## iir_variable_filter
module iir_variable_filter
#(
    parameter DATA_IN_WIDTH  = 16,
    parameter DATA_OUT_WIDTH = 32,
    parameter TAP_WIDTH      = 16,
    parameter FF_TAP_COUNT   = 4,
    parameter FB_TAP_COUNT   = 3,
    parameter NUM_LP_FILTERS = 20
)
(
    input  wire                               clk,
    input  wire                               reset_n,
    input  wire        [8:0]                  filter_index,
    input  wire signed [DATA_IN_WIDTH-1:0]    data_in,
    output wire signed [DATA_OUT_WIDTH-1:0]   data_out
);
    wire [FF_TAP_COUNT*TAP_WIDTH-1:0] B_flat;
    wire [FB_TAP_COUNT*TAP_WIDTH-1:0] A_flat;
    coeff_selector #(
        .TAP_WIDTH(TAP_WIDTH),
        .FF_TAP_COUNT(FF_TAP_COUNT),
        .FB_TAP_COUNT(FB_TAP_COUNT),
        .NUM_LP_FILTERS(NUM_LP_FILTERS)
    ) coeff_sel (
        .filter_index(filter_index),
        .B_flat(B_flat),
        .A_flat(A_flat)
    );
    iir_filter #(
        .DATA_IN_WIDTH(DATA_IN_WIDTH),
        .DATA_OUT_WIDTH(DATA_OUT_WIDTH),
        .TAP_WIDTH(TAP_WIDTH),
        .FF_TAP_COUNT(FF_TAP_COUNT),
        .FB_TAP_COUNT(FB_TAP_COUNT)
    ) IIR (
        .clk(clk),
        .reset_n(reset_n),
        .data_in(data_in),
        .data_out(data_out),
        .B_flat(B_flat),
        .A_flat(A_flat)
    );
endmodule
Size: ~8000 cells after synthesis, about 59 I/O pins, ~75000 µm² of cells after synthesis.
Settings: LEC_CHECK=0, CAP_MARGIN=20, CORE_MARGIN=2, CORE_UTILIZATION=72, GPL_TIMING_DRIVEN=1, MAX_ROUTING_LAYER=met4, MIN_ROUTING_LAYER=met1, PLACE_DENSITY_LB_ADDON=0.0, SETUP_SLACK_MARGIN=-0.66, SLEW_MARGIN=30, TNS_END_PERCENT=25; clock period 12.2 ns.
run.sh (not shown) runs the stock make flow with config.mk's settings and CLKGATE_MAP_FILE=.
The starting point reached the layout checks and failed them: setup timing.
Change:
==> flow/config.mk (replaced) <==
export PLATFORM = sky130hd
export DESIGN_NAME = iir_variable_filter
export DESIGN_NICKNAME = iir_variable_filter
export VERILOG_FILES = /design/flow/design.v
export SDC_FILE = /design/flow/constraint.sdc
export NUM_CORES = 4
export LEC_CHECK = 0
export CAP_MARGIN = 20
export CORE_MARGIN = 2
export CORE_UTILIZATION = 9
export SLEW_MARGIN = 20
==> flow/constraint.sdc (replaced) <==
create_clock -name core_clock -period 16.0 [get_ports {clk}]
set_input_delay 3.2000 -clock core_clock [delete_from_list [all_inputs] [get_ports {clk}]]
set_output_delay 3.2000 -clock core_clock [all_outputs]
set_load 0.01 [all_outputs]
Outcome:
- The new run passed the timing, DRC and antenna checks
- register-to-register slack improves by 3.6 ns
- global-route usage fell by 46 points
- non-clock buffer count went down by 505
- worst setup slack is better by 1.5 ns
Change:
--- a/flow/config.mk
+++ b/flow/config.mk
@@ -6,6 +6,8 @@
 export NUM_CORES = 4
 export LEC_CHECK = 0
+export ABC_AREA = 1
 export CAP_MARGIN = 20
 export CORE_MARGIN = 2
-export CORE_UTILIZATION = 9
+export CORE_UTILIZATION = 51
+export CTS_CLUSTER_SIZE = 95
 export SLEW_MARGIN = 20
==> flow/constraint.sdc (replaced) <==
create_clock -name core_clock -period 3.02 [get_ports {clk}]
set_input_delay 0.6040 -clock core_clock [delete_from_list [all_inputs] [get_ports {clk}]]
set_output_delay 0.6040 -clock core_clock [all_outputs]
set_load 0.01 [all_outputs]
After rerunning: With this change the flow reached the layout checks and failed them: setup timing. Final area goes down by 1.3%. Count of clock-buffer cells in the layout goes down by 2. Setup slack got worse by 7.8 ns. Hold slack improved by 0.0070 ns. Die area goes down by 82%.
Change:
--- a/flow/config.mk
+++ b/flow/config.mk
@@ -6,8 +6,7 @@
 export NUM_CORES = 4
 export LEC_CHECK = 0
-export ABC_AREA = 1
 export CAP_MARGIN = 20
 export CORE_MARGIN = 2
-export CORE_UTILIZATION = 51
-export CTS_CLUSTER_SIZE = 95
+export CORE_UTILIZATION = 66
+export SETUP_SLACK_MARGIN = 2.33
 export SLEW_MARGIN = 20
==> flow/constraint.sdc (replaced) <==
create_clock -name core_clock -period 12.9 [get_ports {clk}]
set_input_delay 2.5800 -clock core_clock [delete_from_list [all_inputs] [get_ports {clk}]]
set_output_delay 2.5800 -clock core_clock [all_outputs]
set_load 0.01 [all_outputs]
- The changed run finished with setup timing left
- global-route usage went up by 3.4 points
- cell count went down by 13%
- wire length went down by 16%
- cell area went down by 5.2%
- die area went down by 22%
- synthesized cell count went down by 6.8%
Change:
--- a/flow/config.mk
+++ b/flow/config.mk
@@ -8,5 +8,4 @@
 export CAP_MARGIN = 20
 export CORE_MARGIN = 2
-export CORE_UTILIZATION = 66
-export SETUP_SLACK_MARGIN = 2.33
+export CORE_UTILIZATION = 68
 export SLEW_MARGIN = 20
==> flow/constraint.sdc (replaced) <==
create_clock -name core_clock -period 6.81 [get_ports {clk}]
set_input_delay 1.3620 -clock core_clock [delete_from_list [all_inputs] [get_ports {clk}]]
set_output_delay 1.3620 -clock core_clock [all_outputs]
set_load 0.01 [all_outputs]
After rerunning:
- The changed run finished with setup timing left
- area after synthesis does not change
- sequential share of layout area goes down by 0.11 points
- count of clock-buffer cells in the layout goes up by 1
- utilization goes up by 4.7 points
- routed wire length goes up by 2.3%
Change:
--- a/flow/config.mk
+++ b/flow/config.mk
@@ -8,4 +8,4 @@
 export CAP_MARGIN = 20
 export CORE_MARGIN = 2
-export CORE_UTILIZATION = 68
+export CORE_UTILIZATION = 65
 export SLEW_MARGIN = 20
==> flow/constraint.sdc (replaced) <==
create_clock -name core_clock -period 16.0 [get_ports {clk}]
set_input_delay 3.2000 -clock core_clock [delete_from_list [all_inputs] [get_ports {clk}]]
set_output_delay 3.2000 -clock core_clock [all_outputs]
set_load 0.01 [all_outputs]
Result: The new run went through all stages and came out clean; cell count went down by 7.2%; cell area went down by 10%; clock skew went up by 0.0038 ns; clock-buffer cell count is unchanged; global-route usage went down by 5.3 points; sequential cell count stays the same; setup slack is better by 5.7 ns; routed wire length went down by 8.2%.
